Design uart_top, start of the top module:
module  uart_top(
								input  clk,
								input  rst_n,
								input  din,
								input sw8,
								output  reg  [23:0] pic_out,
								output  reg [16:0] addr,
								output  reg wr_ram,
								output  tx,
								output  reg pic_done,    
								output  reg  pic_download,    
								output  reg [7:0] rgb_led
								);
	wire   dout_vld;
	wire  [7:0] dout;
	reg [3:0] code_p;
	reg  [4:0]  cnt;
	reg  [3:0]  state;
	wire  [3:0]  code;
	wire [7:0]  temp;
	reg [23:0] pic_reg;
	parameter  monitor=0;   
	parameter  second=1 ;
	parameter  third=2 ;
	parameter   fouth=3;
	parameter   fiveth=4;
	parameter   sixth=5;
	parameter   send=6;
	parameter   stop=7;
	assign temp=(dout>8'd57)?(dout-8'd87):(dout-8'd48);
	assign code=temp[3:0];
	always  @ (posedge clk or negedge rst_n)
	    begin
			if  (!rst_n)
			   begin
			      state<=monitor;
				  wr_ram<=1;
				  pic_out<=0;
				  addr<=0;
				  pic_done<=0;
				  end
			else
	case (state)
	monitor:	begin
				   if (dout_vld)
						begin
						    wr_ram<=1;	
							pic_reg[23:20]<=code;
							state<=second;
							code_p<=code;
						end
				 else
  ...
Settings: LEC_CHECK=0, ABC_AREA=1, CAP_MARGIN=20, CORE_MARGIN=2, CORE_UTILIZATION=70, CTS_CLUSTER_DIAMETER=233, CTS_CLUSTER_SIZE=23, PLACE_DENSITY=0.35, SETUP_SLACK_MARGIN=0.59, SLEW_MARGIN=20; clock period 2.06 ns.
run.sh (not shown) runs the stock make flow with config.mk's settings and CLKGATE_MAP_FILE=.
The first run never finished: it broke off in global routing (5_1_grt), error DPL-0038.
Then changed:
Settings changed: ABC_AREA 1 to unset, CORE_UTILIZATION 70 to 40, CTS_CLUSTER_DIAMETER 233 to unset, CTS_CLUSTER_SIZE 23 to unset, PLACE_DENSITY 0.35 to unset, SETUP_SLACK_MARGIN 0.59 to unset.
Clock period 2.06 ns to 3.68 ns, I/O delays scaled along.
The new run ran to the end with no violations.
Area after synthesis falls by a few percent.
Die size climbs by well over a third.
Synthesized cell count went down by a quarter to a third.
Then changed:
Settings changed: ABC_AREA set to 1, CORE_UTILIZATION 40 to 72.
Clock period 3.68 ns to 2.58 ns, I/O delays scaled along.
Now the flow ran to the end with violations: setup timing.
Die size fell by 40%.
Non-clock buffer count rose by 14.
Sequential share of layout area fell by 3.7 points.
Combinational power rose to 3.1 times its value.

---

== xenon ==
The RTL this note starts from:
==> flow/design.v <==
`timescale 1ns / 1ps
module uart_rx(
               input               clk          ,		 
               input               rst_n        ,	
               input               din          ,
               output  reg [7:0]    dout         ,		
               output  reg         dout_vld     
               );
parameter    	   BPS	  =	217;	 
reg   [14:0]        cnt0         ;
wire                add_cnt0     ;
wire                end_cnt0     ;
reg   [ 3:0]        cnt1         ;
wire                add_cnt1     ;
wire                end_cnt1     ;
reg                 rx0          ;	
reg                 rx1          ;	
reg                 rx2          ;	
wire                rx_en        ;
reg                 flag_add     ;
always @ (posedge clk or negedge rst_n) begin
	if(!rst_n) begin
		rx0 <= 1'b1;
        rx1 <= 1'b1;
        rx2 <= 1'b1;
	end
	else begin
		rx0 <= din;
        rx1 <= rx0;
        rx2 <= rx1;
	end
end
assign rx_en = rx2 & ~rx1;	
always @(posedge clk or negedge rst_n)begin
    if(!rst_n)begin
        cnt0 <= 0;
    end
    else if(add_cnt0)begin
        if(end_cnt0)
            cnt0 <= 0;
        else
            cnt0 <= cnt0 + 1;
    end
end
assign add_cnt0 = flag_add;
assign end_cnt0 = add_cnt0 && cnt0==BPS-1 ;
always @(posedge clk or negedge rst_n)begin 
    if(!rst_n)begin
        cnt1 <= 0;
    end
    else if(add_cnt1)begin
        if(end_cnt1)
            cnt1 <= 0;
        else
            cnt1 <= cnt1 + 1;
    end
end
assign add_cnt1 = end_cnt0;
assign end_cnt1 = add_cnt1 && cnt1==9-1 ;  
always @ (posedge clk or negedge rst_n)begin
	if(!rst_n) begin
		flag_add <= 1'b0;
	end
	else if(rx_en) begin		
		flag_add <= 1'b1;	
	end
    else if(end_cnt1) begin		
		flag_add <= 1'b0;	
	end
end
always @ (posedge clk or negedge rst_n)begin
	if(!rst_n) begin
		dout <= 8'd0;
	end
	else if(add_cnt0 && cnt0==BPS/2-1 && cnt1!=0) begin		 
	    dout[cnt1-1]<= rx2 ;
	end
end
always @ (posedge clk or negedge rst_n)begin
	if(!rst_n) begin
		dout_vld <= 1'b0;
	end
    else if(end_cnt1) begin		
		dout_vld <= 1'b1;	
	end
	else begin	
        dout_vld <= 1'b0;			
	end
end
endmodule
`timescale 1ns / 1ps
module uart_tx(
                 input             clk    ,			
                 input             rst_n  ,		
                 input [7:0]       din    ,
                 input             din_vld,	  
                 output reg        rdy    ,   
                 output reg        dout   
             );
parameter         BPS    = 217;
reg   [7:0]       tx_data_tmp;	
reg               flag_add   ;
reg   [14:0]      cnt0       ;
wire              add_cnt0   ;
wire              end_cnt0   ;
reg   [ 3:0]      cnt1       ;
wire              add_cnt1   ;
wire              end_cnt1   ;
wire  [ 9:0]      data       ;
always  @(posedge clk or negedge rst_n)begin
    if(rst_n==1'b0)begin
        flag_add <= 0;
    end
    else if(flag_add==0 && din_vld)begin
        flag_add <= 1;
    end
    else if(end_cnt1)begin
        flag_add <= 0;
    end
end
always @(posedge clk or negedge rst_n)begin
    if(!rst_n)begin
        cnt0 <= 0;
    end
    else if(add_cnt0)begin
        if(end_cnt0)
            cnt0 <= 0;
        else
            cnt0 <= cnt0 + 1;
    end
end
assign add_cnt0 = flag_add;
assign end_cnt0 = add_cnt0 && cnt0==BPS-1 ;
always @(posedge clk or negedge rst_n)begin 
    if(!rst_n)begin
        cnt1 <= 0;
    end
    else if(add_cnt1)begin
        if(end_cnt1)
            cnt1 <= 0;
        else
            cnt1 <= cnt1 + 1;
    end
end
assign add_cnt1 = end_cnt0;
assign end_cnt1 = add_cnt1 && cnt1==10-1 ;
always @ (posedge clk or negedge rst_n) begin
	if(!rst_n) begin
		tx_data_tmp <=8'd0;
	end
	else if(flag_add==1'b0 && din_vld) begin	
		tx_data_tmp <= din;	
	end
end
always @ (posedge clk or negedge rst_n) begin
	if(!rst_n) begin
		dout <= 1'b1;
	end
	else if(add_cnt0 && cnt0==1-1)begin
        dout<= data[cnt1];
    end 
end
assign  data = {1'b1,tx_data_tmp,1'b0};  
always  @(*)begin
    if(din_vld || flag_add)
        rdy = 1'b0;
    else
        rdy = 1'b1;
end
endmodule
module  uart_top(
								input  clk,
								input  rst_n,
								input  din,
								input sw8,
								output  reg  [23:0] pic_out,
								output  reg [16:0] addr,
								output  reg wr_ram,
								output  tx,
								output  reg pic_done,    
								output  reg  pic_download,    
								output  reg [7:0] rgb_led
								);
	wire   dout_vld;
	wire  [7:0] dout;
	reg [3:0] code_p;
	reg  [4:0]  cnt;
	reg  [3:0]  state;
	wire  [3:0]  code;
	wire [7:0]  temp;
	reg [23:0] pic_reg;
	parameter  monitor=0;   
	parameter  second=1 ;
	parameter  third=2 ;
	parameter   fouth=3;
	parameter   fiveth=4;
	parameter   sixth=5;
	parameter   send=6;
	parameter   stop=7;
	assign temp=(dout>8'd57)?(dout-8'd87):(dout-8'd48);
	assign code=temp[3:0];
	always  @ (posedge clk or negedge rst_n)
	    begin
			if  (!rst_n)
			   begin
			      state<=monitor;
				  wr_ram<=1;
				  pic_out<=0;
				  addr<=0;
				  pic_done<=0;
				  end
			else
	case (state)
	monitor:	begin
				   if (dout_vld)
						begin
						    wr_ram<=1;	
							pic_reg[23:20]<=code;
							state<=second;
							code_p<=code;
						end
				 else
				          state<=monitor;
					end
	second:	begin
					if (dout_vld)
							begin
								pic_reg[19:16]<=code;
								state<=third;
								rgb_led<={code_p,code};
							end
					else
							state<=second;
					end
		third:		begin
					if (dout_vld)
						begin
							pic_reg[15:12]<=code;
							state<=fouth;
							code_p<=code;
						end
					else
						state<=third;
					end
		fouth:		begin
					if (dout_vld)
						begin
							pic_reg[11:8]<=code;
							state<=fiveth;
							rgb_led<={code_p,code};
						end
					else
						state<=fouth;
					end
		fiveth:		begin
					if (dout_vld)
						begin
							pic_reg[7:4]<=code;
							state<=sixth;
							code_p<=code;
						end
					else
						state<=fiveth;
					end
        sixth:		begin
					if (dout_vld)
						begin
							pic_reg[3:0]<=code;
							state<=send;
							rgb_led<={code_p,code};
						end
					else
						state<=sixth;
					end
		send: 	 begin
						wr_ram<=0;
						pic_out<=pic_reg;
						if (addr<479)
							begin
								addr<=addr+1;								
								pic_done<=0;
								state<=monitor;
							end
			         else if (addr==479)
					        begin								 
							     addr<=0;		
								 pic_done<=1;
								 state<=stop;								
							end	 
						end
		stop:  begin
					if  (sw8==1)
					    state<=monitor;
					else
						begin
						state<=stop;
						end
				  end
		     endcase
		end
		always  @ (posedge  clk or negedge rst_n)
		    begin
				if (!rst_n)
					cnt<=0;
				else if (state==send)
				    cnt<=cnt+1;
			    else 
					cnt<=cnt;
			end
		always  @ (posedge  clk or negedge rst_n)
			begin
				if (!rst_n)
					pic_download<=1;
		   else if (cnt>=15)
					pic_download<=0;
			else
					pic_download<=1;
			end
		uart_rx #(.BPS(16)) uart_rx(
								.clk(clk),
								.rst_n(rst_n),
								.din(din),
								.dout(dout),
								.dout_vld(dout_vld)
								);
	   uart_tx #(.BPS(16)) uart_tx(
                              .clk(clk)    ,			
                              .rst_n(rst_n)  ,		
							  .din_vld(dout_vld)    ,
							  .din(dout),
							  .dout(tx),
							  .rdy()
							); 
		endmodule 
make LEC_CHECK=0 ABC_AREA=1 CAP_MARGIN=0 CORE_MARGIN=2 CORE_UTILIZATION=68 CTS_CLUSTER_DIAMETER=90 GPL_ROUTABILITY_DRIVEN=1 GPL_TIMING_DRIVEN=1 PLACE_DENSITY_LB_ADDON=0.1 SETUP_SLACK_MARGIN=0.66 SLEW_MARGIN=20 finish   # period 2.26 ns
Complete run, failing final checks: xenon, reason setup timing.
### xenon -> quartz
# xenon
export LEC_CHECK = 0
export ABC_AREA = 1
export CAP_MARGIN = 0
export CORE_MARGIN = 2
export CORE_UTILIZATION = 68
export CTS_CLUSTER_DIAMETER = 90
export GPL_ROUTABILITY_DRIVEN = 1
export GPL_TIMING_DRIVEN = 1
export PLACE_DENSITY_LB_ADDON = 0.1
export SETUP_SLACK_MARGIN = 0.66
export SLEW_MARGIN = 20
create_clock -name core_clock -period 2.26 [get_ports {clk}]
# quartz
export LEC_CHECK = 0
export CAP_MARGIN = 30
export CORE_MARGIN = 2
export CORE_UTILIZATION = 68
export CTS_CLUSTER_DIAMETER = 260
export GPL_ROUTABILITY_DRIVEN = 1
export GPL_TIMING_DRIVEN = 1
export PLACE_DENSITY = 0.61
export SLEW_MARGIN = 20
create_clock -name core_clock -period 2.26 [get_ports {clk}]
Results
Going from xenon to quartz, met1 track demand over resource in global routing lost 1.1 points; measured slew at the worst slew-check pin now larger. Summary of the comparison: count of multi-input gates is lower in quartz, relative to xenon. quartz — post-route fraction of the period consumed by the critical path 25 points higher, xenon as reference. | power in sequential cells | xenon vs quartz | ≈ equal |. The layout from quartz, despite a flow that completed every stage, fails the layout checks, with the failing checks listed as setup timing. Looking at setup TNS after final layout, quartz sits 4.81 ns lower than xenon does. Post-synthesis share of cell area spent on and, or, nand and nor gates was higher in xenon than in quartz.

---

v53:
RTL: the design.v shown in full above, as it stands there.
Settings: LEC_CHECK=0, ABC_AREA=1, CAP_MARGIN=20, CELL_PAD_IN_SITES_GLOBAL_PLACEMENT=1, CORE_MARGIN=2, CORE_UTILIZATION=40, GPL_ROUTABILITY_DRIVEN=1, MAX_ROUTING_LAYER=met4, SLEW_MARGIN=25; clock period 10.0 ns.
v53 did not stop at any stage, and its layout met the timing, DRC and antenna checks.
> inputs changed (v53 -> v24)
Settings: CTS_CLUSTER_SIZE now 60, previously not set; ABC_AREA no longer set, was 1; CORE_UTILIZATION now 49, was 40; MAX_ROUTING_LAYER no longer set, was met4; GPL_TIMING_DRIVEN now 0, previously not set; CELL_PAD_IN_SITES_DETAIL_PLACEMENT now 2, previously not set; HOLD_SLACK_MARGIN now 0.04, previously not set; SLEW_MARGIN now 5, was 25; CORE_MARGIN now 3, was 2; SETUP_SLACK_MARGIN now 1.72, previously not set; CTS_CLUSTER_DIAMETER now 343, previously not set; GPL_ROUTABILITY_DRIVEN no longer set, was 1.
==> comparison <==
Lower number of instances in the synthesized netlist goes to v24 over v53.
Area fraction in and, or, nand and nor cells after synthesis in v24 is 9.5 points lower than in v53
On v24: xor-xnor portion of the synthesized cell area is 2.0 points higher than what v53 gave.
Side by side, cell area after synthesis turned out lower in v24 than in v53.
FAIL v24 @ clock tree synthesis: tool exited with error
Higher summed standard-cell area reported by yosys was reported by v53, not v24.
Row count down 7 in v24 wrt v53
Die area delta for v24 relative to v53: 19% lower
Setup changes, v24 to v57
Settings: swapping 1.72 for -0.96 in SETUP_SLACK_MARGIN; swapping 5 for 20 in SLEW_MARGIN; swapping 60 for 100 in CTS_CLUSTER_SIZE; swapping 49 for 66 in CORE_UTILIZATION; clearing CELL_PAD_IN_SITES_GLOBAL_PLACEMENT, which used to be 1; clearing HOLD_SLACK_MARGIN, which used to be 0.04; putting CORE_ASPECT_RATIO at 0.5 where nothing was set; swapping 3 for 9 in CORE_MARGIN; clearing CELL_PAD_IN_SITES_DETAIL_PLACEMENT, which used to be 2; clearing GPL_TIMING_DRIVEN, which used to be 0; swapping 343 for 375 in CTS_CLUSTER_DIAMETER.
## What came out
From v24 to v57, number of input and output port buffers inserted did not move at all. v57: cell count after placement about 8% below v24. The worst slack after detailed placement of v57 is higher than that of v24. From v24 to v57 the numbers moved as follows: chip width higher; area of the chip lower. Compared with v24, in v57 initial core utilization higher; final weighted congestion of routability-driven global placement now sits higher. On per-instance average area after synthesis, v24 and v57 are neck and neck. Taking v24 over v57, the height of the die ratio works out to 1.4. No stage failed in v57, and the final checks on the layout all came back clean. Sequential cell area fraction in the yosys report: v57 vs v24 identical.
The following lists how v28 was set up differently from v57:
Settings: SETUP_SLACK_MARGIN no longer set, was -0.96; TNS_END_PERCENT now 5, previously not set; CELL_PAD_IN_SITES_DETAIL_PLACEMENT now 1, previously not set; CORE_UTILIZATION now 48, was 66; CORE_ASPECT_RATIO now 1.7, was 0.5.
--- outcome ---
Note that the tapcell count recorded for v28 amounts to 1.3 times the value seen in v57.
v57 -> v28: total clock sinks delta 0, exact match
Between v57 and v28, placement-stage worst setup slack decreased.
Measured against each other, v28 and v57 differ in leakage power summed over all cells, the lower figure coming from v57.
Diff v57 -> v28 | via count of the first global-routing pass | increase of 635
v28 vs. v57: chip area line of the yosys report saw little to no change; global-route usage now smaller; worst supply voltage drop on vdd went up 8.0%.
In v28, the part of the total power dissipated in the clock network came out 3.3 points above the value in v57.
From v28 to v57, number of nets in the layout did not move at all.
In v28 the wire length on met2 turned out about 46% higher than in v57.

---

RTL: the design.v shown in full above, as it stands there.
clock: 2.04 ns
lec_check: 0
abc_area: 1
cap_margin: 20
core_margin: 2
core_utilization: 72
cts_cluster_diameter: 375
cts_cluster_size: 94
hold_slack_margin: 0.3
place_density: 0.36
slew_margin: 20
tns_end_percent: 10
The first run produced a layout that fails on setup timing.
Rerun with:
Settings changed: CAP_MARGIN 20 to 40, CTS_CLUSTER_DIAMETER 375 to unset, CTS_CLUSTER_SIZE 94 to unset, HOLD_SLACK_MARGIN 0.3 to unset, PLACE_DENSITY 0.36 to unset, TNS_END_PERCENT 10 to 20.
Clock period 2.04 ns to 7.49 ns, I/O delays scaled along.
Now the flow finished with timing, DRC and antenna clean.
Utilization shrinks by 4.0 points.
Power shrinks by 76%.
Clock-buffer cell count shrinks by 1.
Worst hold slack hardly moves.
Routed wire length shrinks by 22%.
Global-route usage shrinks by 4.0 points.
Sequential cell count does not change.
Critical path depth shrinks by 18.
Via count shrinks by 10%.
Worst setup slack gains 5.1 ns.
Combinational power shrinks by 84%.
Rerun with:
Settings changed: ABC_AREA 1 to unset, CAP_MARGIN 40 to 15, CTS_CLUSTER_SIZE set to 38, SETUP_SLACK_MARGIN set to 1.78, TNS_END_PERCENT 20 to unset.
Clock period 7.49 ns to 6.84 ns, I/O delays scaled along.
The new run ran to the end with no violations.
Synthesized cell count fell by 29%.
Sequential share of layout area rose by 2.8 points.
Critical path depth rose by 9.
Total power rose by 5.3%.
Synthesized area fell by 5.1%.
Cell count fell by 26%.
Core utilization fell by 0.43 points.
Worst hold slack loses 0.0046 ns.
Setup slack loses 1.3 ns.
Global-route usage stays flat.
Rerun with:
Settings changed: CAP_MARGIN 15 to 20, CORE_UTILIZATION 72 to 40, CTS_CLUSTER_SIZE 38 to unset, SETUP_SLACK_MARGIN 1.78 to unset.
Clock period 6.84 ns to 2.56 ns, I/O delays scaled along.
This time the run reached the layout checks and failed them: setup timing.
Via count went down by about 0.5%.
Power came out higher to 3.0 times its value.
Cell count increases by about 20%.
Worst hold slack improved by 0.015 ns.
Power figures rest on the tool's default switching activity, not on a simulated workload.
